==> design.v <==
module LMFE ( clk, reset, Din, in_en, busy, out_valid, Dout, mem_cen, mem_wen, mem_addr, mem_d, mem_q);
input   clk;
input   reset;
input   in_en;
output  busy;
output  out_valid;
input   [7:0]  Din;
output  [7:0]  Dout;
output  mem_cen;
output  mem_wen;
output  [9:0]  mem_addr;
output  [7:0]  mem_d;
input   [7:0]  mem_q;
wire [7:0] med_d_w;
wire med_en_w;
wire med_del_w;
wire newline_w;
control MainCT( .clk(clk), .rst(reset), .data_in(Din), .in_en(in_en), .busy(busy), .med_data(med_d_w), .med_en(med_en_w), .med_del(med_del_w), .cen(mem_cen), .wen(mem_wen), .addr(mem_addr), .memd(mem_d), .memq(mem_q), .out_valid(out_valid), .newline(newline_w));
insert_sort med(.clk(clk), .rst(reset) , .data_valid(med_en_w) , .data_in(med_d_w), .data_out(Dout), .del_valid(med_del_w), .newline(newline_w)); 
endmodule
module insert_sort(clk,rst,data_valid,data_in,data_out,del_valid,newline); 
input clk,rst,data_valid,del_valid,newline;
input [7:0]data_in;
output [7:0] data_out;
reg [7:0] in_r;
reg [6:0] counter_r;
wire [6:0] counter_w;
reg [1:0] state_r,state_w;
reg [7:0] list_r [48:0];
reg [7:0] list_w [48:0];
wire [48:0] pos_w;
integer i,k; 
parameter S_idle=3'd0;
parameter S_load=3'd1;
parameter S_done=3'd2;
parameter S_dele=3'd3;
assign pos_w[0]=(in_r>list_r[0]);
assign pos_w[1]=(in_r>list_r[1]);
assign pos_w[2]=(in_r>list_r[2]);
assign pos_w[3]=(in_r>list_r[3]);
assign pos_w[4]=(in_r>list_r[4]);
assign pos_w[5]=(in_r>list_r[5]);
assign pos_w[6]=(in_r>list_r[6]);
assign pos_w[7]=(in_r>list_r[7]);
assign pos_w[8]=(in_r>list_r[8]);
assign pos_w[9]=(in_r>list_r[9]);
assign pos_w[10]=(in_r>list_r[10]);
assign pos_w[11]=(in_r>list_r[11]);
assign pos_w[12]=(in_r>list_r[12]);
assign pos_w[13]=(in_r>list_r[13]);
assign pos_w[14]=(in_r>list_r[14]);
assign pos_w[15]=(in_r>list_r[15]);
assign pos_w[16]=(in_r>list_r[16]);
assign pos_w[17]=(in_r>list_r[17]);
assign pos_w[18]=(in_r>list_r[18]);
assign pos_w[19]=(in_r>list_r[19]);
assign pos_w[20]=(in_r>list_r[20]);
assign pos_w[21]=(in_r>list_r[21]);
assign pos_w[22]=(in_r>list_r[22]);
assign pos_w[23]=(in_r>list_r[23]);
assign pos_w[24]=(in_r>list_r[24]);
assign pos_w[25]=(in_r>list_r[25]);
assign pos_w[26]=(in_r>list_r[26]);
assign pos_w[27]=(in_r>list_r[27]);
assign pos_w[28]=(in_r>list_r[28]);
assign pos_w[29]=(in_r>list_r[29]);
assign pos_w[30]=(in_r>list_r[30]);
assign pos_w[31]=(in_r>list_r[31]);
assign pos_w[32]=(in_r>list_r[32]);
assign pos_w[33]=(in_r>list_r[33]);
assign pos_w[34]=(in_r>list_r[34]);
assign pos_w[35]=(in_r>list_r[35]);
assign pos_w[36]=(in_r>list_r[36]);
assign pos_w[37]=(in_r>list_r[37]);
assign pos_w[38]=(in_r>list_r[38]);
assign pos_w[39]=(in_r>list_r[39]);
assign pos_w[40]=(in_r>list_r[40]);
assign pos_w[41]=(in_r>list_r[41]);
assign pos_w[42]=(in_r>list_r[42]);
assign pos_w[43]=(in_r>list_r[43]);
assign pos_w[44]=(in_r>list_r[44]);
assign pos_w[45]=(in_r>list_r[45]);
assign pos_w[46]=(in_r>list_r[46]);
assign pos_w[47]=(in_r>list_r[47]);
assign pos_w[48]=(in_r>list_r[48]);
assign counter_w=(state_r==S_load)?counter_r+7'b1:7'b0;
assign data_out=list_r[24];
always@(*)
begin
	case(state_r)
		S_idle:  
		begin
			list_w[0]=list_r[0];
			list_w[1]=list_r[1];
			list_w[2]=list_r[2];
			list_w[3]=list_r[3];
			list_w[4]=list_r[4];
			list_w[5]=list_r[5];
			list_w[6]=list_r[6];
			list_w[7]=list_r[7];
			list_w[8]=list_r[8];
			list_w[9]=list_r[9];
			list_w[10]=list_r[10];
			list_w[11]=list_r[11];
			list_w[12]=list_r[12];
			list_w[13]=list_r[13];
			list_w[14]=list_r[14];
			list_w[15]=list_r[15];
			list_w[16]=list_r[16];
			list_w[17]=list_r[17];
			list_w[18]=list_r[18];
			list_w[19]=list_r[19];
			list_w[20]=list_r[20];
			list_w[21]=list_r[21];
			list_w[22]=list_r[22];
			list_w[23]=list_r[23];
			list_w[24]=list_r[24];
			list_w[25]=list_r[25];
			list_w[26]=list_r[26];
			list_w[27]=list_r[27];
			list_w[28]=list_r[28];
			list_w[29]=list_r[29];
			list_w[30]=list_r[30];
			list_w[31]=list_r[31];
			list_w[32]=list_r[32];
			list_w[33]=list_r[33];
			list_w[34]=list_r[34];
			list_w[35]=list_r[35];
			list_w[36]=list_r[36];
			list_w[37]=list_r[37];
			list_w[38]=list_r[38];
			list_w[39]=list_r[39];
			list_w[40]=list_r[40];
			list_w[41]=list_r[41];
			list_w[42]=list_r[42];
			list_w[43]=list_r[43];	
			list_w[44]=list_r[44];
			list_w[45]=list_r[45];
			list_w[46]=list_r[46];
			list_w[47]=list_r[47];
			list_w[48]=list_r[48];		
		end
		S_load:
		begin
			list_w[0]=((state_r==S_load)&&(pos_w[0]==1'b1))?list_r[0]:in_r;
			list_w[1]=(pos_w[1]==1'b1)?list_r[1]:((pos_w[0]==1'b1)&&(pos_w[1]==1'b0))?in_r:list_r[0];
			list_w[2]=(pos_w[2]==1'b1)?list_r[2]:((pos_w[1]==1'b1)&&(pos_w[2]==1'b0))?in_r:list_r[1];
			list_w[3]=(pos_w[3]==1'b1)?list_r[3]:((pos_w[2]==1'b1)&&(pos_w[3]==1'b0))?in_r:list_r[2];
			list_w[4]=(pos_w[4]==1'b1)?list_r[4]:((pos_w[3]==1'b1)&&(pos_w[4]==1'b0))?in_r:list_r[3];
			list_w[5]=(pos_w[5]==1'b1)?list_r[5]:((pos_w[4]==1'b1)&&(pos_w[5]==1'b0))?in_r:list_r[4];
			list_w[6]=(pos_w[6]==1'b1)?list_r[6]:((pos_w[5]==1'b1)&&(pos_w[6]==1'b0))?in_r:list_r[5];
			list_w[7]=(pos_w[7]==1'b1)?list_r[7]:((pos_w[6]==1'b1)&&(pos_w[7]==1'b0))?in_r:list_r[6];
			list_w[8]=(pos_w[8]==1'b1)?list_r[8]:((pos_w[7]==1'b1)&&(pos_w[8]==1'b0))?in_r:list_r[7];
			list_w[9]=(pos_w[9]==1'b1)?list_r[9]:((pos_w[8]==1'b1)&&(pos_w[9]==1'b0))?in_r:list_r[8];
			list_w[10]=(pos_w[10]==1'b1)?list_r[10]:((pos_w[9]==1'b1)&&(pos_w[10]==1'b0))?in_r:list_r[9];
			list_w[11]=(pos_w[11]==1'b1)?list_r[11]:((pos_w[10]==1'b1)&&(pos_w[11]==1'b0))?in_r:list_r[10];
			list_w[12]=(pos_w[12]==1'b1)?list_r[12]:((pos_w[11]==1'b1)&&(pos_w[12]==1'b0))?in_r:list_r[11];
			list_w[13]=(pos_w[13]==1'b1)?list_r[13]:((pos_w[12]==1'b1)&&(pos_w[13]==1'b0))?in_r:list_r[12];
			list_w[14]=(pos_w[14]==1'b1)?list_r[14]:((pos_w[13]==1'b1)&&(pos_w[14]==1'b0))?in_r:list_r[13];
			list_w[15]=(pos_w[15]==1'b1)?list_r[15]:((pos_w[14]==1'b1)&&(pos_w[15]==1'b0))?in_r:list_r[14];
			list_w[16]=(pos_w[16]==1'b1)?list_r[16]:((pos_w[15]==1'b1)&&(pos_w[16]==1'b0))?in_r:list_r[15];
			list_w[17]=(pos_w[17]==1'b1)?list_r[17]:((pos_w[16]==1'b1)&&(pos_w[17]==1'b0))?in_r:list_r[16];
			list_w[18]=(pos_w[18]==1'b1)?list_r[18]:((pos_w[17]==1'b1)&&(pos_w[18]==1'b0))?in_r:list_r[17];
			list_w[19]=(pos_w[19]==1'b1)?list_r[19]:((pos_w[18]==1'b1)&&(pos_w[19]==1'b0))?in_r:list_r[18];
			list_w[20]=(pos_w[20]==1'b1)?list_r[20]:((pos_w[19]==1'b1)&&(pos_w[20]==1'b0))?in_r:list_r[19];
			list_w[21]=(pos_w[21]==1'b1)?list_r[21]:((pos_w[20]==1'b1)&&(pos_w[21]==1'b0))?in_r:list_r[20];
			list_w[22]=(pos_w[22]==1'b1)?list_r[22]:((pos_w[21]==1'b1)&&(pos_w[22]==1'b0))?in_r:list_r[21];
			list_w[23]=(pos_w[23]==1'b1)?list_r[23]:((pos_w[22]==1'b1)&&(pos_w[23]==1'b0))?in_r:list_r[22];
			list_w[24]=(pos_w[24]==1'b1)?list_r[24]:((pos_w[23]==1'b1)&&(pos_w[24]==1'b0))?in_r:list_r[23];
			list_w[25]=(pos_w[25]==1'b1)?list_r[25]:((pos_w[24]==1'b1)&&(pos_w[25]==1'b0))?in_r:list_r[24];
			list_w[26]=(pos_w[26]==1'b1)?list_r[26]:((pos_w[25]==1'b1)&&(pos_w[26]==1'b0))?in_r:list_r[25];
			list_w[27]=(pos_w[27]==1'b1)?list_r[27]:((pos_w[26]==1'b1)&&(pos_w[27]==1'b0))?in_r:list_r[26];
			list_w[28]=(pos_w[28]==1'b1)?list_r[28]:((pos_w[27]==1'b1)&&(pos_w[28]==1'b0))?in_r:list_r[27];
			list_w[29]=(pos_w[29]==1'b1)?list_r[29]:((pos_w[28]==1'b1)&&(pos_w[29]==1'b0))?in_r:list_r[28];
			list_w[30]=(pos_w[30]==1'b1)?list_r[30]:((pos_w[29]==1'b1)&&(pos_w[30]==1'b0))?in_r:list_r[29];
			list_w[31]=(pos_w[31]==1'b1)?list_r[31]:((pos_w[30]==1'b1)&&(pos_w[31]==1'b0))?in_r:list_r[30];	
			list_w[32]=(pos_w[32]==1'b1)?list_r[32]:((pos_w[31]==1'b1)&&(pos_w[32]==1'b0))?in_r:list_r[31];
			list_w[33]=(pos_w[33]==1'b1)?list_r[33]:((pos_w[32]==1'b1)&&(pos_w[33]==1'b0))?in_r:list_r[32];	
			list_w[34]=(pos_w[34]==1'b1)?list_r[34]:((pos_w[33]==1'b1)&&(pos_w[34]==1'b0))?in_r:list_r[33];
			list_w[35]=(pos_w[35]==1'b1)?list_r[35]:((pos_w[34]==1'b1)&&(pos_w[35]==1'b0))?in_r:list_r[34];	
			list_w[36]=(pos_w[36]==1'b1)?list_r[36]:((pos_w[35]==1'b1)&&(pos_w[36]==1'b0))?in_r:list_r[35];
			list_w[37]=(pos_w[37]==1'b1)?list_r[37]:((pos_w[36]==1'b1)&&(pos_w[37]==1'b0))?in_r:list_r[36];	
			list_w[38]=(pos_w[38]==1'b1)?list_r[38]:((pos_w[37]==1'b1)&&(pos_w[38]==1'b0))?in_r:list_r[37];
			list_w[39]=(pos_w[39]==1'b1)?list_r[39]:((pos_w[38]==1'b1)&&(pos_w[39]==1'b0))?in_r:list_r[38];	
			list_w[40]=(pos_w[40]==1'b1)?list_r[40]:((pos_w[39]==1'b1)&&(pos_w[40]==1'b0))?in_r:list_r[39];
			list_w[41]=(pos_w[41]==1'b1)?list_r[41]:((pos_w[40]==1'b1)&&(pos_w[41]==1'b0))?in_r:list_r[40];	
			list_w[42]=(pos_w[42]==1'b1)?list_r[42]:((pos_w[41]==1'b1)&&(pos_w[42]==1'b0))?in_r:list_r[41];
			list_w[43]=(pos_w[43]==1'b1)?list_r[43]:((pos_w[42]==1'b1)&&(pos_w[43]==1'b0))?in_r:list_r[42];	
			list_w[44]=(pos_w[44]==1'b1)?list_r[44]:((pos_w[43]==1'b1)&&(pos_w[44]==1'b0))?in_r:list_r[43];
			list_w[45]=(pos_w[45]==1'b1)?list_r[45]:((pos_w[44]==1'b1)&&(pos_w[45]==1'b0))?in_r:list_r[44];	
			list_w[46]=(pos_w[46]==1'b1)?list_r[46]:((pos_w[45]==1'b1)&&(pos_w[46]==1'b0))?in_r:list_r[45];
			list_w[47]=(pos_w[47]==1'b1)?list_r[47]:((pos_w[46]==1'b1)&&(pos_w[47]==1'b0))?in_r:list_r[46];				
			list_w[48]=(pos_w[48]==1'b1)?list_r[48]:((pos_w[47]==1'b1)&&(pos_w[48]==1'b0))?in_r:list_r[47];					
		end
		S_done:
		begin
			list_w[0]=list_r[0];
			list_w[1]=list_r[1];
			list_w[2]=list_r[2];
			list_w[3]=list_r[3];
			list_w[4]=list_r[4];
			list_w[5]=list_r[5];
			list_w[6]=list_r[6];
			list_w[7]=list_r[7];
			list_w[8]=list_r[8];
			list_w[9]=list_r[9];
			list_w[10]=list_r[10];
			list_w[11]=list_r[11];
			list_w[12]=list_r[12];
			list_w[13]=list_r[13];
			list_w[14]=list_r[14];
			list_w[15]=list_r[15];
			list_w[16]=list_r[16];
			list_w[17]=list_r[17];
			list_w[18]=list_r[18];
			list_w[19]=list_r[19];
			list_w[20]=list_r[20];
			list_w[21]=list_r[21];
			list_w[22]=list_r[22];
			list_w[23]=list_r[23];
			list_w[24]=list_r[24];
			list_w[25]=list_r[25];
			list_w[26]=list_r[26];
			list_w[27]=list_r[27];
			list_w[28]=list_r[28];
			list_w[29]=list_r[29];
			list_w[30]=list_r[30];
			list_w[31]=list_r[31];
			list_w[32]=list_r[32];
			list_w[33]=list_r[33];
			list_w[34]=list_r[34];
			list_w[35]=list_r[35];
			list_w[36]=list_r[36];
			list_w[37]=list_r[37];
			list_w[38]=list_r[38];
			list_w[39]=list_r[39];
			list_w[40]=list_r[40];
			list_w[41]=list_r[41];
			list_w[42]=list_r[42];
			list_w[43]=list_r[43];	
			list_w[44]=list_r[44];
			list_w[45]=list_r[45];
			list_w[46]=list_r[46];
			list_w[47]=list_r[47];
			list_w[48]=list_r[48];					
		end
		S_dele:
		begin
			list_w[0]=(pos_w[0]==1'b1)?list_r[0]:list_r[1];
			list_w[1]=(pos_w[1]==1'b1)?list_r[1]:list_r[2];
			list_w[2]=(pos_w[2]==1'b1)?list_r[2]:list_r[3];
			list_w[3]=(pos_w[3]==1'b1)?list_r[3]:list_r[4];
			list_w[4]=(pos_w[4]==1'b1)?list_r[4]:list_r[5];
			list_w[5]=(pos_w[5]==1'b1)?list_r[5]:list_r[6];
			list_w[6]=(pos_w[6]==1'b1)?list_r[6]:list_r[7];
			list_w[7]=(pos_w[7]==1'b1)?list_r[7]:list_r[8];
			list_w[8]=(pos_w[8]==1'b1)?list_r[8]:list_r[9];
			list_w[9]=(pos_w[9]==1'b1)?list_r[9]:list_r[10];
			list_w[10]=(pos_w[10]==1'b1)?list_r[10]:list_r[11];
			list_w[11]=(pos_w[11]==1'b1)?list_r[11]:list_r[12];
			list_w[12]=(pos_w[12]==1'b1)?list_r[12]:list_r[13];
			list_w[13]=(pos_w[13]==1'b1)?list_r[13]:list_r[14];
			list_w[14]=(pos_w[14]==1'b1)?list_r[14]:list_r[15];
			list_w[15]=(pos_w[15]==1'b1)?list_r[15]:list_r[16];
			list_w[16]=(pos_w[16]==1'b1)?list_r[16]:list_r[17];
			list_w[17]=(pos_w[17]==1'b1)?list_r[17]:list_r[18];
			list_w[18]=(pos_w[18]==1'b1)?list_r[18]:list_r[19];
			list_w[19]=(pos_w[19]==1'b1)?list_r[19]:list_r[20];
			list_w[20]=(pos_w[20]==1'b1)?list_r[20]:list_r[21];
			list_w[21]=(pos_w[21]==1'b1)?list_r[21]:list_r[22];
			list_w[22]=(pos_w[22]==1'b1)?list_r[22]:list_r[23];
			list_w[23]=(pos_w[23]==1'b1)?list_r[23]:list_r[24];
			list_w[24]=(pos_w[24]==1'b1)?list_r[24]:list_r[25];
			list_w[25]=(pos_w[25]==1'b1)?list_r[25]:list_r[26];
			list_w[26]=(pos_w[26]==1'b1)?list_r[26]:list_r[27];
			list_w[27]=(pos_w[27]==1'b1)?list_r[27]:list_r[28];
			list_w[28]=(pos_w[28]==1'b1)?list_r[28]:list_r[29];
			list_w[29]=(pos_w[29]==1'b1)?list_r[29]:list_r[30];
			list_w[30]=(pos_w[30]==1'b1)?list_r[30]:list_r[31];
			list_w[31]=(pos_w[31]==1'b1)?list_r[31]:list_r[32];
			list_w[32]=(pos_w[32]==1'b1)?list_r[32]:list_r[33];
			list_w[33]=(pos_w[33]==1'b1)?list_r[33]:list_r[34];
			list_w[34]=(pos_w[34]==1'b1)?list_r[34]:list_r[35];
			list_w[35]=(pos_w[35]==1'b1)?list_r[35]:list_r[36];
			list_w[36]=(pos_w[36]==1'b1)?list_r[36]:list_r[37];
			list_w[37]=(pos_w[37]==1'b1)?list_r[37]:list_r[38];
			list_w[38]=(pos_w[38]==1'b1)?list_r[38]:list_r[39];
			list_w[39]=(pos_w[39]==1'b1)?list_r[39]:list_r[40];
			list_w[40]=(pos_w[40]==1'b1)?list_r[40]:list_r[41];
			list_w[41]=(pos_w[41]==1'b1)?list_r[41]:list_r[42];
			list_w[42]=(pos_w[42]==1'b1)?list_r[42]:list_r[43];
			list_w[43]=(pos_w[43]==1'b1)?list_r[43]:list_r[44];
			list_w[44]=(pos_w[44]==1'b1)?list_r[44]:list_r[45];
			list_w[45]=(pos_w[45]==1'b1)?list_r[45]:list_r[46];
			list_w[46]=(pos_w[46]==1'b1)?list_r[46]:list_r[47];
			list_w[47]=(pos_w[47]==1'b1)?list_r[47]:list_r[48];
			list_w[48]=(pos_w[48]==1'b1)?list_r[48]:8'd255;			
		end	
		default:
		begin
			list_w[0]=list_r[0];
			list_w[1]=list_r[1];
			list_w[2]=list_r[2];
			list_w[3]=list_r[3];
			list_w[4]=list_r[4];
			list_w[5]=list_r[5];
			list_w[6]=list_r[6];
			list_w[7]=list_r[7];
			list_w[8]=list_r[8];
			list_w[9]=list_r[9];
			list_w[10]=list_r[10];
			list_w[11]=list_r[11];
			list_w[12]=list_r[12];
			list_w[13]=list_r[13];
			list_w[14]=list_r[14];
			list_w[15]=list_r[15];
			list_w[16]=list_r[16];
			list_w[17]=list_r[17];
			list_w[18]=list_r[18];
			list_w[19]=list_r[19];
			list_w[20]=list_r[20];
			list_w[21]=list_r[21];
			list_w[22]=list_r[22];
			list_w[23]=list_r[23];
			list_w[24]=list_r[24];
			list_w[25]=list_r[25];
			list_w[26]=list_r[26];
			list_w[27]=list_r[27];
			list_w[28]=list_r[28];
			list_w[29]=list_r[29];
			list_w[30]=list_r[30];
			list_w[31]=list_r[31];
			list_w[32]=list_r[32];
			list_w[33]=list_r[33];
			list_w[34]=list_r[34];
			list_w[35]=list_r[35];
			list_w[36]=list_r[36];
			list_w[37]=list_r[37];
			list_w[38]=list_r[38];
			list_w[39]=list_r[39];
			list_w[40]=list_r[40];
			list_w[41]=list_r[41];
			list_w[42]=list_r[42];
			list_w[43]=list_r[43];	
			list_w[44]=list_r[44];
			list_w[45]=list_r[45];
			list_w[46]=list_r[46];
			list_w[47]=list_r[47];
			list_w[48]=list_r[48];
		end
	endcase		
end
always@(*)
begin
	case(state_r)
		S_idle: begin if(data_valid) state_w=S_load; else if(del_valid) state_w=S_dele; else state_w=S_idle; end
		S_load: begin if(data_valid) state_w=S_load; else state_w=S_done; end
		S_dele: begin if(del_valid) state_w=S_dele; else state_w=S_done; end
		S_done: begin if(del_valid) state_w=S_dele; else if(data_valid) state_w=S_load; else state_w=S_idle; end
		default: state_w=state_r;
	endcase
end
always@(posedge clk or posedge rst)
begin
	if(rst)
	begin
		in_r<=7'b0;
		counter_r<=7'b0;
        state_r<=2'b0;	
		list_r[0]<=8'd0;
		list_r[1]<=8'd0;		
		list_r[2]<=8'd0;		
		list_r[3]<=8'd0;		
		list_r[4]<=8'd0;		
		list_r[5]<=8'd0;		
		list_r[6]<=8'd0;		
		list_r[7]<=8'd0;		
		list_r[8]<=8'd0;		
		list_r[9]<=8'd0;		
		list_r[10]<=8'd0;		
		list_r[11]<=8'd0;		
		list_r[12]<=8'd0;		
		list_r[13]<=8'd0;		
		list_r[14]<=8'd0;		
		list_r[15]<=8'd0;		
		list_r[16]<=8'd0;		
		list_r[17]<=8'd0;		
		list_r[18]<=8'd0;		
		list_r[19]<=8'd0;		
		list_r[20]<=8'd0;		
		list_r[21]<=8'd255;		
		list_r[22]<=8'd255;		
		list_r[23]<=8'd255;		
		list_r[24]<=8'd255;		
		list_r[25]<=8'd255;		
		list_r[26]<=8'd255;		
		list_r[27]<=8'd255;		
		list_r[28]<=8'd255;		
		list_r[29]<=8'd255;		
		list_r[30]<=8'd255;		
		list_r[31]<=8'd255;		
		list_r[32]<=8'd255;		
		list_r[33]<=8'd255;		
		list_r[34]<=8'd255;		
		list_r[35]<=8'd255;		
		list_r[36]<=8'd255;		
		list_r[37]<=8'd255;		
		list_r[38]<=8'd255;		
		list_r[39]<=8'd255;		
		list_r[40]<=8'd255;		
		list_r[41]<=8'd255;		
		list_r[42]<=8'd255;		
		list_r[43]<=8'd255;		
		list_r[44]<=8'd255;		
		list_r[45]<=8'd255;		
		list_r[46]<=8'd255;		
		list_r[47]<=8'd255;		
		list_r[48]<=8'd255;		
	end
	else if(newline)
	begin
		in_r<=7'b0;
		counter_r<=7'b0;
        state_r<=2'b0;	
		list_r[0]<=8'd0;
		list_r[1]<=8'd0;		
		list_r[2]<=8'd0;		
		list_r[3]<=8'd0;		
		list_r[4]<=8'd0;		
		list_r[5]<=8'd0;		
		list_r[6]<=8'd0;		
		list_r[7]<=8'd0;		
		list_r[8]<=8'd0;		
		list_r[9]<=8'd0;		
		list_r[10]<=8'd0;		
		list_r[11]<=8'd0;		
		list_r[12]<=8'd0;		
		list_r[13]<=8'd0;		
		list_r[14]<=8'd0;		
		list_r[15]<=8'd0;		
		list_r[16]<=8'd0;		
		list_r[17]<=8'd0;		
		list_r[18]<=8'd0;		
		list_r[19]<=8'd0;		
		list_r[20]<=8'd0;		
		list_r[21]<=8'd255;		
		list_r[22]<=8'd255;		
		list_r[23]<=8'd255;		
		list_r[24]<=8'd255;		
		list_r[25]<=8'd255;		
		list_r[26]<=8'd255;		
		list_r[27]<=8'd255;		
		list_r[28]<=8'd255;		
		list_r[29]<=8'd255;		
		list_r[30]<=8'd255;		
		list_r[31]<=8'd255;		
		list_r[32]<=8'd255;		
		list_r[33]<=8'd255;		
		list_r[34]<=8'd255;		
		list_r[35]<=8'd255;		
		list_r[36]<=8'd255;		
		list_r[37]<=8'd255;		
		list_r[38]<=8'd255;		
		list_r[39]<=8'd255;		
		list_r[40]<=8'd255;		
		list_r[41]<=8'd255;		
		list_r[42]<=8'd255;		
		list_r[43]<=8'd255;		
		list_r[44]<=8'd255;		
		list_r[45]<=8'd255;		
		list_r[46]<=8'd255;		
		list_r[47]<=8'd255;		
		list_r[48]<=8'd255;		
	end	
	else
	begin	
		in_r<=data_in;
		counter_r<=counter_w;
        state_r<=state_w;	
		list_r[0]<=list_w[0];
		list_r[1]<=list_w[1];		
		list_r[2]<=list_w[2];		
		list_r[3]<=list_w[3];		
		list_r[4]<=list_w[4];		
		list_r[5]<=list_w[5];		
		list_r[6]<=list_w[6];		
		list_r[7]<=list_w[7];		
		list_r[8]<=list_w[8];		
		list_r[9]<=list_w[9];		
		list_r[10]<=list_w[10];
		list_r[11]<=list_w[11];
		list_r[12]<=list_w[12];
		list_r[13]<=list_w[13];
		list_r[14]<=list_w[14];
		list_r[15]<=list_w[15];
		list_r[16]<=list_w[16];
		list_r[17]<=list_w[17];
		list_r[18]<=list_w[18];
		list_r[19]<=list_w[19];
		list_r[20]<=list_w[20];
		list_r[21]<=list_w[21];
		list_r[22]<=list_w[22];
		list_r[23]<=list_w[23];
		list_r[24]<=list_w[24];
		list_r[25]<=list_w[25];
		list_r[26]<=list_w[26];
		list_r[27]<=list_w[27];
		list_r[28]<=list_w[28];
		list_r[29]<=list_w[29];
		list_r[30]<=list_w[30];
		list_r[31]<=list_w[31];
		list_r[32]<=list_w[32];
		list_r[33]<=list_w[33];
		list_r[34]<=list_w[34];
		list_r[35]<=list_w[35];
		list_r[36]<=list_w[36];
		list_r[37]<=list_w[37];
		list_r[38]<=list_w[38];
		list_r[39]<=list_w[39];
		list_r[40]<=list_w[40];
		list_r[41]<=list_w[41];
		list_r[42]<=list_w[42];
		list_r[43]<=list_w[43];
		list_r[44]<=list_w[44];
		list_r[45]<=list_w[45];
		list_r[46]<=list_w[46];
		list_r[47]<=list_w[47];
		list_r[48]<=list_w[48];	
	end
end
endmodule
module control ( clk, rst, data_in, in_en, busy, med_data, med_en, med_del, cen, wen, addr, memd, memq, out_valid, newline);
input   clk;
input   rst;
input   in_en;
input   [7:0] data_in;
input   [7:0] memq;
output  [7:0] memd;
output  cen;
output  wen;
output  busy;
output  med_en;
output  med_del;
output  newline;
output  out_valid;
output  [7:0] med_data;
output  [9:0] addr;
parameter S_init=3'd0;
parameter S_prep=3'd1;
parameter S_getw=3'd2;
parameter S_work=3'd3;
parameter S_endl=3'd4;
reg [2:0] state_r,state_w;
reg [6:0] counter_row_r;
wire [6:0] counter_row_w;
reg [6:0] counter_col_r;
wire [6:0] counter_col_w;
reg [6:0] countwin_row_r;
wire [6:0] countwin_row_w;
reg [6:0] countwin_col_r;
wire [6:0] countwin_col_w;
reg wen_r;
reg wen_w;
reg cen_r;
reg cen_w;
reg [9:0] addr_r;
reg [9:0] addr_w;
reg [7:0] work_counter;
reg [5:0] getw_counter;
wire [5:0] getw_counter_w;
reg busy_r;
reg busy_w;
reg out_v_r;
reg out_v_w;
reg med_en_r,med_en_w;
reg med_del_r,med_del_w;
reg [7:0] med_data_r,med_data_w;
integer k;
reg [7:0] data_r;
wire [7:0] data_w;
reg readfin;
wire readfin_w;
wire [6:0] mask_row;
wire [2:0] addr_shift_0;
wire [2:0] addr_shift_1;
wire [2:0] addr_shift_2;
wire [2:0] addr_shift_3;
wire [2:0] addr_shift_4;
wire [2:0] addr_shift_5;
wire [2:0] addr_shift_6;
wire [2:0] addr_shift_7;
assign busy=busy_r;
assign wen=wen_r;
assign cen=cen_r;
assign memd=data_r;
assign med_data=med_data_r;
assign med_del=med_del_r;
assign med_en=med_en_r;
assign counter_col_w=(in_en)?counter_col_r+7'b1:counter_col_r;
assign counter_row_w=(in_en&&counter_col_r==7'd127)?counter_row_r+7'b1:counter_row_r;
assign countwin_col_w=(out_valid)?countwin_col_r+7'b1:countwin_col_r;
assign countwin_row_w=(countwin_col_w==7'd0 && out_valid)?countwin_row_r+7'b1:countwin_row_r;
assign mask_row=(countwin_row_w==7'd0)?7'b000_0_111:(countwin_row_w==7'd1)?7'b000_0_011:(countwin_row_w==7'd2)?7'b000_0_001:(countwin_row_w==7'd125)?7'b100_0_000:(countwin_row_w==7'd126)?7'b110_0_000:(countwin_row_w==7'd127)?7'b111_0_000:7'b0;
assign addr_shift_0=(countwin_row_w[2:0]==3'd5)?(countwin_row_w[5:3]+3'd1):(countwin_row_w[2:0]==3'd6)?(countwin_row_w[5:3]+3'd1):(countwin_row_w[2:0]==3'd7)?(countwin_row_w[5:3]+3'd1):countwin_row_w[5:3];
assign addr_shift_1=(countwin_row_w[2:0]==3'd6)?(countwin_row_w[5:3]+3'd1):(countwin_row_w[2:0]==3'd7)?(countwin_row_w[5:3]+3'd1):countwin_row_w[5:3];
assign addr_shift_2=(countwin_row_w[2:0]==3'd7)?(countwin_row_w[5:3]+3'd1):countwin_row_w[5:3];
assign addr_shift_3=countwin_row_w[5:3];
assign addr_shift_4=countwin_row_w[5:3];
assign addr_shift_5=(countwin_row_w[2:0]==3'd0)?(countwin_row_w[5:3]-3'd1):countwin_row_w[5:3];	
assign addr_shift_6=(countwin_row_w[2:0]==3'd1)?(countwin_row_w[5:3]-3'd1):(countwin_row_w[2:0]==3'd0)?(countwin_row_w[5:3]-3'd1):countwin_row_w[5:3];
assign addr_shift_7=(countwin_row_w[2:0]==3'd2)?(countwin_row_w[5:3]-3'd1):(countwin_row_w[2:0]==3'd1)?(countwin_row_w[5:3]-3'd1):(countwin_row_w[2:0]==3'd0)?(countwin_row_w[5:3]-3'd1):countwin_row_w[5:3];
assign out_valid=(work_counter==8'd34)?1'b1:(getw_counter==5'd19)?1'b1:1'b0;
assign newline=(state_r==S_endl)?1'b1:1'b0;
assign data_w=(in_en)?data_in:data_r;
assign getw_counter_w=(state_r==S_getw)?(getw_counter<19)?getw_counter+5'd1:5'd0:5'd0;
assign readfin_w=(counter_col_r==7'd127 && counter_row_r ==7'd127)?1'b1:readfin;
assign addr=addr_r;
always@(*)
begin
	case(state_r)
	S_endl:
	begin
		busy_w=1'b1;
		cen_w=1'b0;
		wen_w=(readfin==1'b0)?1'b0:1'b1;
		addr_w=(readfin==1'b0)?{counter_row_r[2:0],7'b0}:{countwin_row_r[2:0],countwin_col_r};
		med_en_w=1'd0;
		med_del_w=1'd0;
		med_data_w=8'd255;
	end
	S_prep:
	begin
		busy_w=1'b0;
		cen_w=1'b0;	
		wen_w=1'b0;	
		addr_w={counter_row_r[2:0],counter_col_r};
		med_en_w=1'd0;
		med_del_w=1'd0;
		med_data_w=8'd255;
	end
	S_init:
	begin
		busy_w=1'b0;
		cen_w=1'b0;
		wen_w=1'b0;	
		addr_w=10'd0;
		med_en_w=1'd0;
		med_del_w=1'd0;
		med_data_w=8'd255;		
	end
	S_getw:
	begin
		busy_w=1'b1;		
		cen_w=1'b0;
		wen_w=1'b1;	
		case(getw_counter)
			5'd0: begin addr_w={(countwin_row_r[2:0]-3'd3),countwin_col_r-7'd4}; end
			5'd1: begin addr_w={(countwin_row_r[2:0]-3'd2),countwin_col_r-7'd4}; end
			5'd2: begin addr_w={(countwin_row_r[2:0]-3'd1),countwin_col_r-7'd4}; end		
			5'd3: begin addr_w={(countwin_row_r[2:0]),countwin_col_r-7'd4}; end
			5'd4: begin addr_w={(countwin_row_r[2:0]+3'd1),countwin_col_r-7'd4}; end
			5'd5: begin addr_w={(countwin_row_r[2:0]+3'd2),countwin_col_r-7'd4}; end	
			5'd6: begin addr_w={(countwin_row_r[2:0]+3'd3),countwin_col_r-7'd4}; end
			5'd8: begin addr_w={(countwin_row_r[2:0]-3'd3),countwin_col_r+7'd3}; end
			5'd9: begin addr_w={(countwin_row_r[2:0]-3'd2),countwin_col_r+7'd3}; end
			5'd10: begin addr_w={(countwin_row_r[2:0]-3'd1),countwin_col_r+7'd3}; end
			5'd11: begin addr_w={(countwin_row_r[2:0]),countwin_col_r+7'd3}; end
			5'd12: begin addr_w={(countwin_row_r[2:0]+3'd1),countwin_col_r+7'd3}; end
			5'd13: begin addr_w={(countwin_row_r[2:0]+3'd2),countwin_col_r+7'd3}; end
			5'd14: begin addr_w={(countwin_row_r[2:0]+3'd3),countwin_col_r+7'd3}; end
			default: begin addr_w=addr_r; end
		endcase
		case(getw_counter)	
			5'd1: begin med_data_w=(mask_row[0])?8'd0:(countwin_col_r>3)?memq:8'd0; med_en_w=1'd0; med_del_w=1'd1; end
			5'd2: begin med_data_w=(mask_row[1])?8'd0:(countwin_col_r>3)?memq:8'd0; med_en_w=1'd0; med_del_w=1'd1; end
			5'd3: begin med_data_w=(mask_row[2])?8'd0:(countwin_col_r>3)?memq:8'd0; med_en_w=1'd0; med_del_w=1'd1; end	
			5'd4: begin med_data_w=(mask_row[3])?8'd0:(countwin_col_r>3)?memq:8'd0; med_en_w=1'd0; med_del_w=1'd1; end
			5'd5: begin med_data_w=(mask_row[4])?8'd0:(countwin_col_r>3)?memq:8'd0; med_en_w=1'd0; med_del_w=1'd1; end
			5'd6: begin med_data_w=(mask_row[5])?8'd0:(countwin_col_r>3)?memq:8'd0; med_en_w=1'd0; med_del_w=1'd1; end
			5'd7: begin med_data_w=(mask_row[6])?8'd0:(countwin_col_r>3)?memq:8'd0; med_en_w=1'd0; med_del_w=1'd1; end
			5'd9: begin med_data_w=(mask_row[0])?8'd0:(countwin_col_r<=124)?memq:8'd0; med_en_w=1'd1; med_del_w=1'd0; end
			5'd10: begin med_data_w=(mask_row[1])?8'd0:(countwin_col_r<=124)?memq:8'd0; med_en_w=1'd1; med_del_w=1'd0; end
			5'd11: begin med_data_w=(mask_row[2])?8'd0:(countwin_col_r<=124)?memq:8'd0; med_en_w=1'd1; med_del_w=1'd0; end
			5'd12: begin med_data_w=(mask_row[3])?8'd0:(countwin_col_r<=124)?memq:8'd0; med_en_w=1'd1; med_del_w=1'd0; end
			5'd13: begin med_data_w=(mask_row[4])?8'd0:(countwin_col_r<=124)?memq:8'd0; med_en_w=1'd1; med_del_w=1'd0; end
			5'd14: begin med_data_w=(mask_row[5])?8'd0:(countwin_col_r<=124)?memq:8'd0; med_en_w=1'd1; med_del_w=1'd0; end
			5'd15: begin med_data_w=(mask_row[6])?8'd0:(countwin_col_r<=124)?memq:8'd0; med_en_w=1'd1; med_del_w=1'd0; end	
			default: begin med_data_w=8'd255; med_en_w=1'd0; med_del_w=1'd0; end
		endcase
	end
	S_work:
	begin	
		busy_w=1'b1;	
		cen_w=1'b0;
		wen_w=1'b1;
		med_del_w=1'b0;	
		case(work_counter)
			8'd0: begin addr_w={(countwin_row_r[2:0]-3'd3),countwin_col_r}; end
			8'd1: begin addr_w={(countwin_row_r[2:0]-3'd2),countwin_col_r}; end
			8'd2: begin addr_w={(countwin_row_r[2:0]-3'd1),countwin_col_r}; end		
			8'd3: begin addr_w={(countwin_row_r[2:0]),countwin_col_r}; end
			8'd4: begin addr_w={(countwin_row_r[2:0]+3'd1),countwin_col_r}; end
			8'd5: begin addr_w={(countwin_row_r[2:0]+3'd2),countwin_col_r}; end	
			8'd6: begin addr_w={(countwin_row_r[2:0]+3'd3),countwin_col_r}; end
			8'd8: begin addr_w={(countwin_row_r[2:0]-3'd3),countwin_col_r+7'd1}; end
			8'd9: begin addr_w={(countwin_row_r[2:0]-3'd2),countwin_col_r+7'd1}; end
			8'd10: begin addr_w={(countwin_row_r[2:0]-3'd1),countwin_col_r+7'd1}; end
			8'd11: begin addr_w={(countwin_row_r[2:0]),countwin_col_r+7'd1}; end
			8'd12: begin addr_w={(countwin_row_r[2:0]+3'd1),countwin_col_r+7'd1}; end
			8'd13: begin addr_w={(countwin_row_r[2:0]+3'd2),countwin_col_r+7'd1}; end
			8'd14: begin addr_w={(countwin_row_r[2:0]+3'd3),countwin_col_r+7'd1}; end
			8'd16: begin addr_w={(countwin_row_r[2:0]-3'd3),countwin_col_r+7'd2}; end
			8'd17: begin addr_w={(countwin_row_r[2:0]-3'd2),countwin_col_r+7'd2}; end
			8'd18: begin addr_w={(countwin_row_r[2:0]-3'd1),countwin_col_r+7'd2}; end
			8'd19: begin addr_w={(countwin_row_r[2:0]),countwin_col_r+7'd2}; end
			8'd20: begin addr_w={(countwin_row_r[2:0]+3'd1),countwin_col_r+7'd2}; end
			8'd21: begin addr_w={(countwin_row_r[2:0]+3'd2),countwin_col_r+7'd2}; end
			8'd22: begin addr_w={(countwin_row_r[2:0]+3'd3),countwin_col_r+7'd2}; end	
			8'd24: begin addr_w={(countwin_row_r[2:0]-3'd3),countwin_col_r+7'd3}; end
			8'd25: begin addr_w={(countwin_row_r[2:0]-3'd2),countwin_col_r+7'd3}; end
			8'd26: begin addr_w={(countwin_row_r[2:0]-3'd1),countwin_col_r+7'd3}; end
			8'd27: begin addr_w={(countwin_row_r[2:0]),countwin_col_r+7'd3}; end
			8'd28: begin addr_w={(countwin_row_r[2:0]+3'd1),countwin_col_r+7'd3}; end
			8'd29: begin addr_w={(countwin_row_r[2:0]+3'd2),countwin_col_r+7'd3}; end
			8'd30: begin addr_w={(countwin_row_r[2:0]+3'd3),countwin_col_r+7'd3}; end
			default: begin addr_w=addr_r; end
		endcase
		case(work_counter)	
			8'd1: begin med_data_w=(mask_row[0])?8'd0:memq; med_en_w=1'd1; end
			8'd2: begin med_data_w=(mask_row[1])?8'd0:memq; med_en_w=1'd1; end
			8'd3: begin med_data_w=(mask_row[2])?8'd0:memq; med_en_w=1'd1; end	
			8'd4: begin med_data_w=(mask_row[3])?8'd0:memq; med_en_w=1'd1; end
			8'd5: begin med_data_w=(mask_row[4])?8'd0:memq; med_en_w=1'd1; end
			8'd6: begin med_data_w=(mask_row[5])?8'd0:memq; med_en_w=1'd1; end
			8'd7: begin med_data_w=(mask_row[6])?8'd0:memq; med_en_w=1'd1; end
			8'd9: begin med_data_w=(mask_row[0])?8'd0:memq; med_en_w=1'd1; end
			8'd10: begin med_data_w=(mask_row[1])?8'd0:memq; med_en_w=1'd1; end
			8'd11: begin med_data_w=(mask_row[2])?8'd0:memq; med_en_w=1'd1; end
			8'd12: begin med_data_w=(mask_row[3])?8'd0:memq; med_en_w=1'd1; end
			8'd13: begin med_data_w=(mask_row[4])?8'd0:memq; med_en_w=1'd1; end
			8'd14: begin med_data_w=(mask_row[5])?8'd0:memq; med_en_w=1'd1; end
			8'd15: begin med_data_w=(mask_row[6])?8'd0:memq; med_en_w=1'd1; end	
			8'd17: begin med_data_w=(mask_row[0])?8'd0:memq; med_en_w=1'd1; end
			8'd18: begin med_data_w=(mask_row[1])?8'd0:memq; med_en_w=1'd1; end
			8'd19: begin med_data_w=(mask_row[2])?8'd0:memq; med_en_w=1'd1; end
			8'd20: begin med_data_w=(mask_row[3])?8'd0:memq; med_en_w=1'd1; end
			8'd21: begin med_data_w=(mask_row[4])?8'd0:memq; med_en_w=1'd1; end
			8'd22: begin med_data_w=(mask_row[5])?8'd0:memq; med_en_w=1'd1; end
			8'd23: begin med_data_w=(mask_row[6])?8'd0:memq; med_en_w=1'd1; end	
			8'd25: begin med_data_w=(mask_row[0])?8'd0:memq; med_en_w=1'd1; end
			8'd26: begin med_data_w=(mask_row[1])?8'd0:memq; med_en_w=1'd1; end
			8'd27: begin med_data_w=(mask_row[2])?8'd0:memq; med_en_w=1'd1; end
			8'd28: begin med_data_w=(mask_row[3])?8'd0:memq; med_en_w=1'd1; end
			8'd29: begin med_data_w=(mask_row[4])?8'd0:memq; med_en_w=1'd1; end
			8'd30: begin med_data_w=(mask_row[5])?8'd0:memq; med_en_w=1'd1; end
			8'd31: begin med_data_w=(mask_row[6])?8'd0:memq; med_en_w=1'd1; end
			default: begin med_data_w=8'd255; med_en_w=1'd0; end
		endcase	
	end
	default:
	begin
		busy_w=1'b0;
		cen_w=1'b1;
		wen_w=1'b0;
		addr_w=10'd0;
		med_en_w=1'd0;
		med_del_w=1'd0;
		med_data_w=8'd255;					
	end
	endcase
end
always@(*)
begin
	case(state_r)
		S_init: begin if(in_en) state_w=S_prep; else state_w=S_init; end
		S_prep: begin if(counter_col_r==7'd127 && counter_row_r>7'd3) state_w=S_work; else state_w=S_prep;end
		S_getw: 
		begin 
			if(countwin_col_r==7'd127 && countwin_row_r<7'd127 && getw_counter==5'd19) state_w=S_endl; 
			else if(countwin_col_r==7'd127 && countwin_row_r==7'd127 && getw_counter==5'd19) state_w=S_init; 
			else state_w=S_getw; 
		end
		S_work: begin if(work_counter==8'd33) state_w=S_getw; else state_w=S_work; end
		S_endl: begin if(readfin==1'b0)state_w=S_prep; else state_w=S_work; end
		default:state_w=state_r;
	endcase
end
always@(posedge clk or posedge rst)
begin
	if(rst)
	begin
		readfin<=1'b0;
		state_r<=S_init;
		addr_r<=10'd0;
		out_v_r<=1'b0;
		cen_r<=8'd0;
		wen_r<=8'd0;
		med_en_r<=1'b0;
		med_del_r<=1'b0;
		med_data_r<=8'd0;
		work_counter<=8'd0;
		getw_counter<=5'd0;
		busy_r<=1'b0;
		data_r<=8'd0;
		counter_col_r<=7'b0;
		counter_row_r<=7'b0;
		countwin_col_r<=7'b0;
		countwin_row_r<=7'b0;		
	end
	else
	begin
		readfin<=readfin_w;	
		state_r<=state_w;
		addr_r<=addr_w;
		out_v_r<=1'b0;
		med_data_r<=med_data_w;
		cen_r<=cen_w;
		wen_r<=wen_w;
		med_en_r<=med_en_w;		
		med_del_r<=med_del_w;		
		work_counter<=(state_r==S_work && !in_en)?work_counter+8'd1:8'd0;	
		getw_counter<=getw_counter_w;
		busy_r<=busy_w;
		data_r<=data_w;
		counter_col_r<=counter_col_w;
		counter_row_r<=counter_row_w;		
		countwin_col_r<=countwin_col_w;
		countwin_row_r<=countwin_row_w;	
	end
end
endmodule
==> run.sh <==
#!/bin/bash
# the make line also repeats each setting of config.mk as NAME=value (left out here)
make -C /OpenROAD-flow-scripts/flow DESIGN_CONFIG=/design/flow/config.mk WORK_HOME=/design/flow/orfs CLKGATE_MAP_FILE= finish
==> config.mk <==
export PLATFORM = sky130hd
export DESIGN_NAME = LMFE
export DESIGN_NICKNAME = LMFE
export VERILOG_FILES = /design/flow/design.v
export SDC_FILE = /design/flow/constraint.sdc
export NUM_CORES = 4
export LEC_CHECK = 0
export ABC_AREA = 1
export CAP_MARGIN = 20
export CORE_MARGIN = 2
export CORE_UTILIZATION = 72
export SLEW_MARGIN = 20
==> constraint.sdc <==
create_clock -name core_clock -period 4.6 [get_ports {clk}]
set_input_delay 0.9200 -clock core_clock [delete_from_list [all_inputs] [get_ports {clk}]]
set_output_delay 0.9200 -clock core_clock [all_outputs]
set_load 0.01 [all_outputs]
==> results of run 1 <==
[metal layers]
layer / GRT usage, % / vias up / part of all wire [%]
met1: 54.1 / 17400 / 40
met4: 20.8 / 0 / 4.7
li1: - / 17500 / -
met3: 6.42 / 473 / 9.3
met5: 0 / - / 0
met2: 67.1 / 2046 / 46
[stage by stage]
stage          setup WS [ns]  cells  hold slack, ns  TNS [ns]
2_1_floorplan          -2.68   5077           0.396   -895.69
3_3_place_gp            1.05   5654           0.403         0
3_5_place_dp            1.04   5654           0.410         0
4_1_cts                0.952   5754           0.423         0
5_1_grt                0.568   5755           0.447         0
6_report               0.750   5755           0.422         0
[final cells by class]
| cell class | instances | share of cell area, % |
|---|---|---|
| Inverter | 712 | 6.61 |
| Multi-Input combinational cell | 3668 | 53.5 |
| Sequential cell | 483 | 30.5 |
| Tap cell | 680 | 2.10 |
| Clock buffer | 86 | 4.15 |
| Timing Repair Buffer | 112 | 2.68 |
| Clock inverter | 14 | 0.429 |
==> impl_metrics.csv, run 1 <==
group,metric,value,unit
logic_synthesis,ys_area,37600,um2
die,die_w,232,um
final_layout,fin_nets,5465,
logic_synthesis,synthXorXnorAreaFrac,0.699,%
logic_synthesis,logic_family,"AND-OR/OR-AND gates",
critical_path,cp.required,5.12,ns
clocking,htreeDepth,2,
routing,via_per_inst,6.50,
critical_path,critical_path_buf_inv_count,1,
logic_synthesis,synthSimpleGateAreaFrac,13.7,%
critical_path,crit_start,"med.in_r[7]",
final_timing,setup_viol,0,
logic_synthesis,mux_share,0.0566,%
final_timing,timing.final.crit_period,3.85,ns
global_route,overflow,0,
global_route,antenna_found_initial,0,
logic_synthesis,synth_cell_types,60,
final_timing,fin_crit_sh,83.7,%
critical_path,crit_end,"med.list_r[33][2]",
final_timing,slew_headroom,18.9,%
final_layout,logic_area,21700,um2
logic_synthesis,netlist_area,37600,um2
logic_synthesis,synthCells,5077,
critical_path,crit_family,"AND-OR/OR-AND gates",
flow_run,drv_cap,0,
routing,routedWlPerCell,19.7,um
critical_path,regToRegEndpoint,"med.list_r[33][2]",
logic_synthesis,ys_seq_share,32.9,%
placement,port_buffers,48,
die,fp-utilization,73.0,%
final_layout,fillCellCount,3858,
final_layout,final_core_util,78.8,%
global_route,track_usage,41.5,%
final_timing,rsz0062_at_grt,"no",
clocking,postCtsResizedCells,0,
critical_path,start_kind,"register",
final_timing,finalHoldViolCount,0,
clocking,cts_sinks,483,
final_timing,finalMaxSlewViolations,0,
logic_synthesis,top_cells_by_count,"812 x o21ai_0, 802 x a21oi_1, 710 x nand2_1, 692 x inv_1, 415 x ha_1",
critical_path,crit_arrival,4.37,ns
logic_synthesis,synthAoiAreaFrac,29.4,%
die,num_rows,83,
flow_run,warnings,53,
routing,wl,113,mm
routing,via_count,37400,
routing,drc,0,
die,num_io_pins,49,
final_layout,final_cell_area,40600,um2
logic_synthesis,edf_count,0,
critical_path,cp_num_cells,10,
routing,drt_iter0_drc,4093,
hold_path,hp-class,"register to register",
logic_synthesis,synthDominantCellAreaShare,17.1,%
hold_path,hold_start,"MainCT.med_del_r",
critical_path,path_cells,"ha_1 > nand2_1 > nor2_1 > a32oi_1 > inv_1 > a21oi_1 > o21ai_0 > a21oi_1 > a21oi_1 > a22oi_1",
critical_path,slowest_stage,"dfrtp_2",
critical_path,r2r_start,"med.in_r[7]",
clocking,ctsLongestPathBuffers,3,
final_layout,regArea,12400,um2
clocking,postCtsSetupBuffers,0,
critical_path,ff2ff_setup_slack,0.75,ns
logic_synthesis,yosys.area.top_type,"dfrtp_1",
placement,place_congestion,0.983,
logic_synthesis,async_reset_ff_share,100,%
logic_synthesis,fa_ha_area_share,13.8,%
die,dieHeight,232,um
logic_synthesis,floorplan.nets,5511,
clocking,cts_root_buf,"clkbuf_16",
critical_path,cp_max_fo,37,
clocking,cts_tree,"built",
critical_path,r2r_cells,10,
logic_synthesis,synth-main-ff-cell,"dfrtp_1",
outcome,status,"finished clean",
global_route,grt_max_degree,232,
placement,place_area,38700,um2
critical_path,path_common_cell,"a21oi_1",
clocking,cts_buffers,54,
routing,drtPass1Iterations,9,
critical_path,end_kind,"register",
clocking,hold_buffers,0,
final_timing,max_freq,0.260,GHz
critical_path,max_stage_delay,1.13,ns
global_route,grt_pass1_wl,183,mm
logic_synthesis,ys_cells,5077,
logic_synthesis,yosysWarnings,4,
routing,postRouteAntennaNets,0,
global_route,first_global_vias,36200,
logic_synthesis,ys_ff,483,
die,dieArea,54000,um2
clocking,clk_pin_slew,0.06,ns
die,core-area,51500,um2
logic_synthesis,synth.avg_cell_area,7.40,um2
hold_path,holdPathEnd,"med.state_r[0]",
clocking,clkLatencyLatePin,0.62,ns
placement,hpwlAfterDp,74.1,mm
hold_path,worstHoldPathCells,1,
final_timing,fin_skew,0.0163,ns
logic_synthesis,most_common_cell,"o21ai_0",
critical_path,crit_type,"register to register",
logic_synthesis,top_cells_by_area,"dfrtp_1 17%, dfstp_2 16%, ha_1 14%",
routing,antenna_cells,0,
final_timing,worst_slew_pin_slew,1.21,ns
final_layout,area_growth,7.98,%
==> run 2: changes to the inputs <==
- ABC_AREA: 1 -> default
- CELL_PAD_IN_SITES_GLOBAL_PLACEMENT: default -> 1
- CORE_ASPECT_RATIO: default -> 0.69
- CORE_UTILIZATION: 72 -> 61
- CTS_CLUSTER_SIZE: default -> 11
- GPL_TIMING_DRIVEN: default -> 1
- MAX_ROUTING_LAYER: default -> met5
- PLACE_DENSITY: default -> 0.81
- clock period: 4.6 -> 4.3 ns (I/O delays scaled with it)
==> run 2 against run 1 <==
  * Register-to-register slack got worse by 0.22 ns
  * Synthesized cell count fell by 15%
  * Highest routed layer unchanged
==> impl_metrics.csv, run 2 <==
group,metric,value,unit
logic_synthesis,top_cells_by_area,"dfrtp_1 17%, dfstp_2 16%, ha_1 14%",
logic_synthesis,ys_ff,483,
die,core-area,61200,um2
logic_synthesis,synth_cell_types,77,
logic_synthesis,floorplan.nets,4747,
critical_path,start_kind,"register",
critical_path,crit_start,"MainCT.countwin_col_r[0]",
critical_path,cp_num_cells,11,
critical_path,regToRegEndpoint,"MainCT.med_data_r[5]",
outcome,status,"finished clean",
placement,place_congestion,0.924,
final_timing,max_freq,0.265,GHz
placement,hpwlAfterDp,74.7,mm
placement,pre_cts_ws,0.547,ns
clocking,hold_buffers,0,
routing,wl,107,mm
clocking,ctsLongestPathBuffers,3,
critical_path,ff2ff_setup_slack,0.53,ns
die,fp-utilization,62.0,%
critical_path,crit_family,"AND-OR/OR-AND gates",
final_timing,fin_crit_sh,87.7,%
final_timing,rsz0062_at_grt,"no",
final_timing,setup_ws,0.528,ns
clocking,clk_pin_slew,0.06,ns
critical_path,critical_path_buf_inv_count,2,
routing,drc,0,
final_timing,fin_skew,0.0275,ns
global_route,antenna_found_initial,0,
clocking,postCtsResizedCells,0,
die,num_io_pins,49,
critical_path,cp.required,4.80,ns
critical_path,crit_end,"MainCT.med_data_r[5]",
routing,postRouteAntennaNets,0,
clocking,cts_tree,"built",
final_timing,finalHoldViolCount,0,
global_route,overflow,0,
global_route,grt_max_degree,228,
hold_path,holdPathEnd,"med.state_r[0]",
final_layout,fin_nets,4757,
routing,antenna_cells,0,
logic_synthesis,top_cells_by_count,"415 x ha_1, 412 x nand2_1, 407 x inv_1, 382 x o21ai_0, 307 x mux2i_1",
logic_synthesis,synth.avg_cell_area,8.80,um2
logic_synthesis,ys_area,37900,um2
critical_path,slowest_stage,"dfrtp_1",
critical_path,r2r_cells,11,
logic_synthesis,ys_seq_share,32.6,%
logic_synthesis,netlist_area,37900,um2
logic_synthesis,most_common_cell,"ha_1",
final_timing,finalMaxSlewViolations,0,
hold_path,hp-class,"register to register",
logic_synthesis,ys_cells,4313,
clocking,htreeDepth,2,
die,dieHeight,211,um
logic_synthesis,yosys.area.top_type,"dfrtp_1",
global_route,grt_pass1_wl,176,mm
logic_synthesis,yosysWarnings,4,
hold_path,worstHoldPathCells,1,
routing,via_per_inst,6.40,
logic_synthesis,synthSimpleGateAreaFrac,13.6,%
critical_path,crit_arrival,4.27,ns
logic_synthesis,logic_family,"AND-OR/OR-AND gates",
flow_run,warnings,51,
critical_path,cp_max_fo,23,
logic_synthesis,fa_ha_area_share,13.7,%
critical_path,r2r_start,"MainCT.countwin_col_r[0]",
clocking,cts_root_buf,"clkbuf_16",
clocking,clkLatencyLatePin,0.63,ns
critical_path,crit_type,"register to register",
logic_synthesis,synthAoiAreaFrac,23.3,%
logic_synthesis,synthDominantCellAreaShare,16.9,%
logic_synthesis,edf_count,0,
global_route,first_global_vias,31900,
logic_synthesis,synthXorXnorAreaFrac,0.969,%
die,dieArea,64300,um2
die,num_rows,75,
flow_run,drv_cap,0,
clocking,cts_buffers,52,
clocking,cts_sinks,483,
final_layout,fillCellCount,5152,
final_timing,slew_headroom,23.2,%
routing,via_count,33100,
hold_path,hold_start,"MainCT.med_en_r",
clocking,postCtsSetupBuffers,0,
final_timing,worst_slew_pin_slew,1.15,ns
final_timing,fin_tns_setup,0,ns
logic_synthesis,synthCells,4313,
routing,drtPass1Iterations,6,
global_route,track_usage,33.5,%
final_layout,area_growth,9.02,%
routing,routedWlPerCell,20.8,um
die,die_w,304,um
logic_synthesis,async_reset_ff_share,100,%
placement,port_buffers,48,
logic_synthesis,mux_share,9.61,%
logic_synthesis,synth-main-ff-cell,"dfrtp_1",
routing,drt_iter0_drc,3204,
final_timing,setup_viol,0,
critical_path,path_cells,"inv_1 > ha_1 > nor4_2 > o2111ai_2 > buf_4 > o31a_1 > a211oi_4 > nand2_2 > a2111oi_2 > o211ai_2 > o21a_1",
critical_path,max_stage_delay,0.57,ns
final_timing,timing.final.crit_period,3.77,ns
critical_path,end_kind,"register",
-- run 2: per-layer routing --
layer | vias up | GRT usage [%] | routed length (um) | part of all wire (%)
li1 | 15800 | - | - | -
met1 | 16000 | 51.8 | 52900 | 49
met2 | 1148 | 48.8 | 44400 | 41
met3 | 139 | 5.91 | 8290 | 7.7
met4 | 0 | 6.56 | 1750 | 1.6
met5 | - | 0 | 0 | 0
-- run 2: layout make-up --
type	instances	area, um2	area share, %
multi-input cells	3201	23200	56.2
flip-flops and latches	483	12400	30.0
repair buffers	177	1650	3.99
inverters	408	1540	3.73
clock buffers	87	1490	3.61
well taps	808	1010	2.44
clock inverters	4	27.5	0.0665
-- run 2: per-stage QoR --
step           cell area, um2  std cells  utilization (%)  hold WS (ns)
2_1_floorplan           37900       4313                -         0.398
3_3_place_gp            39800       5077             65.1         0.432
3_5_place_dp            39800       5077             65.1         0.430
4_1_cts                 41400       5168             67.6         0.435
5_1_grt                 41400       5168             67.6         0.455
6_report                41400       5168             67.6         0.426
==> run 3: changes to the inputs <==
- CAP_MARGIN: 20 -> 15
- CELL_PAD_IN_SITES_GLOBAL_PLACEMENT: 1 -> 3
- CORE_ASPECT_RATIO: 0.69 -> 0.83
- CORE_MARGIN: 2 -> 10
- CORE_UTILIZATION: 61 -> 26
- CTS_CLUSTER_SIZE: 11 -> 36
- GPL_ROUTABILITY_DRIVEN: default -> 0
- GPL_TIMING_DRIVEN: 1 -> default
- HOLD_SLACK_MARGIN: default -> 0.19
- PLACE_DENSITY: 0.81 -> default
- PLACE_DENSITY_LB_ADDON: default -> 0.16
- SETUP_SLACK_MARGIN: default -> 0.61
- TNS_END_PERCENT: default -> 60
- clock period: 4.3 -> 6.0 ns (I/O delays scaled with it)
==> run 3 against run 2 <==
  * Still clean
  * Global-route usage fell by 17 points
  * Register-to-register slack improved by 1.4 ns
  * Setup slack improved by 1.4 ns
  * First-iteration DRC count fell by 35%
  * Final area rose by 4.2%
  * Critical path depth fell by 8
  * Routed wire length rose by 24%
  * Area after synthesis did not move
  * Die size rose to 2.5 times the previous value
  * Critical path type is now register to output port
==> impl_metrics.csv, run 3 <==
group,metric,value,unit
outcome,status,"finished clean",
logic_synthesis,synthAoiAreaFrac,23.3,%
logic_synthesis,synth-main-ff-cell,"dfrtp_1",
placement,pre_cts_ws,1.93,ns
clocking,postCtsSetupBuffers,0,
logic_synthesis,synth.avg_cell_area,8.80,um2
final_timing,finalMaxSlewViolations,0,
die,dieHeight,368,um
critical_path,critical_path_buf_inv_count,1,
critical_path,regToRegEndpoint,"MainCT.med_data_r[1]",
critical_path,cp.required,4.80,ns
hold_path,holdPathEnd,"med.state_r[0]",
placement,place_inst,6141,
clocking,cts_root_buf,"clkbuf_16",
logic_synthesis,top_cells_by_count,"415 x ha_1, 412 x nand2_1, 407 x inv_1, 382 x o21ai_0, 307 x mux2i_1",
critical_path,cp_num_cells,3,
global_route,grt_use_met3,2.06,%
clocking,clk_pin_slew,0.06,ns
final_timing,finalHoldViolCount,0,
global_route,grt_max_degree,223,
logic_synthesis,ys_ff,483,
logic_synthesis,mux_share,9.61,%
critical_path,cp_max_fo,18,
critical_path,crit_arrival,2.88,ns
critical_path,max_stage_delay,0.68,ns
global_route,overflow,0,
final_timing,setup_viol,0,
global_route,grt_pass1_wl,210,mm
final_timing,slew_headroom,28.2,%
die,fp-utilization,26.2,%
logic_synthesis,synthSimpleGateAreaFrac,13.6,%
logic_synthesis,yosys.area.top_type,"dfrtp_1",
clocking,clkLatencyLatePin,0.67,ns
critical_path,crit_start,"MainCT.getw_counter[2]",
flow_run,warnings,56,
hold_path,hold_start,"MainCT.med_en_r",
logic_synthesis,ys_seq_share,32.6,%
final_timing,fin_tns_setup,0,ns
clocking,hold_buffers,0,
routing,via_per_inst,5.08,
global_route,antenna_found_initial,2,
clocking,cts_tree,"built",
routing,via_count,31800,
global_route,busiest_layer,"met1",
final_timing,setup_ws,1.92,ns
global_route,track_usage,16.2,%
hold_path,hp-class,"register to register",
critical_path,crit_family,"simple AND/OR/NAND/NOR gates",
final_timing,worst_slew_pin_slew,1.06,ns
critical_path,path_cells,"nor4_2 > or2_2 > clkdlybuf4s50_1",
logic_synthesis,edf_count,0,
clocking,cts_sinks,483,
logic_synthesis,yosysWarnings,4,
final_layout,fin_nets,4711,
clocking,cts_buffers,69,
logic_synthesis,logic_family,"AND-OR/OR-AND gates",
die,die_w,439,um
final_timing,rsz0062_at_grt,"no",
final_timing,fin_crit_sh,68.0,%
routing,drtPass1Iterations,5,
critical_path,r2r_start,"MainCT.countwin_col_r[0]",
placement,place_area,40800,um2
routing,postRouteAntennaNets,0,
logic_synthesis,netlist_area,37900,um2
global_route,first_global_vias,33200,
final_layout,area_growth,13.6,%
final_timing,timing.final.crit_period,4.08,ns
logic_synthesis,synthXorXnorAreaFrac,0.969,%
logic_synthesis,synth_cell_types,77,
placement,hpwlAfterDp,91.8,mm
logic_synthesis,async_reset_ff_share,100,%
hold_path,worstHoldPathCells,1,
critical_path,r2r_cells,10,
clocking,ctsLongestPathBuffers,3,
logic_synthesis,ys_area,37900,um2
routing,drt_iter0_drc,2075,
routing,wl,133,mm
placement,port_buffers,48,
critical_path,ff2ff_setup_slack,1.95,ns
critical_path,crit_type,"register to output port",
logic_synthesis,synthCells,4313,
logic_synthesis,floorplan.nets,4747,
flow_run,drv_cap,0,
final_timing,max_freq,0.245,GHz
die,num_io_pins,49,
final_layout,final_cell_area,43100,um2
final_layout,instances_no_fill,6265,
logic_synthesis,top_cells_by_area,"dfrtp_1 17%, dfstp_2 16%, ha_1 14%",
logic_synthesis,fa_ha_area_share,13.7,%
die,num_rows,127,
clocking,htreeDepth,3,
critical_path,crit_end,"out_valid",
routing,drc,0,
die,dieArea,162000,um2
routing,routedWlPerCell,21.2,um
logic_synthesis,synthDominantCellAreaShare,16.9,%
global_route,use_met1,25.1,%
logic_synthesis,most_common_cell,"ha_1",
critical_path,slowest_stage,"nor4_2",
clocking,postCtsResizedCells,0,
critical_path,start_kind,"register",
final_timing,fin_skew,0.0312,ns
critical_path,end_kind,"output port",
final_timing,whs,0.417,ns
global_route,use_met2,23.7,%
logic_synthesis,ys_cells,4313,
die,core-area,145000,um2
==> run 3: layout make-up <==
cell class	instances	area, um2
Fill cell	15400	102000
Inverter	408	1540
Clock inverter	18	273
Clock buffer	105	2050
Tap cell	1935	2420
Sequential cell	483	12400
Antenna cell	1	2.50
Timing Repair Buffer	114	1160
Multi-Input combinational cell	3201	23200
==> run 3: stage by stage <==
step	utilization (%)
6_report	29.8
5_1_grt	29.8
4_1_cts	29.8
3_5_place_dp	28.2
3_3_place_gp	28.1
2_1_floorplan	-
==> run 3: routing by layer <==
metal  share of wire, %  up-vias  wire (um)
met1                 54    15700      71800
li1                   -    15600          -
met2                 42      371      55600
met4                1.6        0       2070
met3                2.6      123       3520
met5                  0        -          0
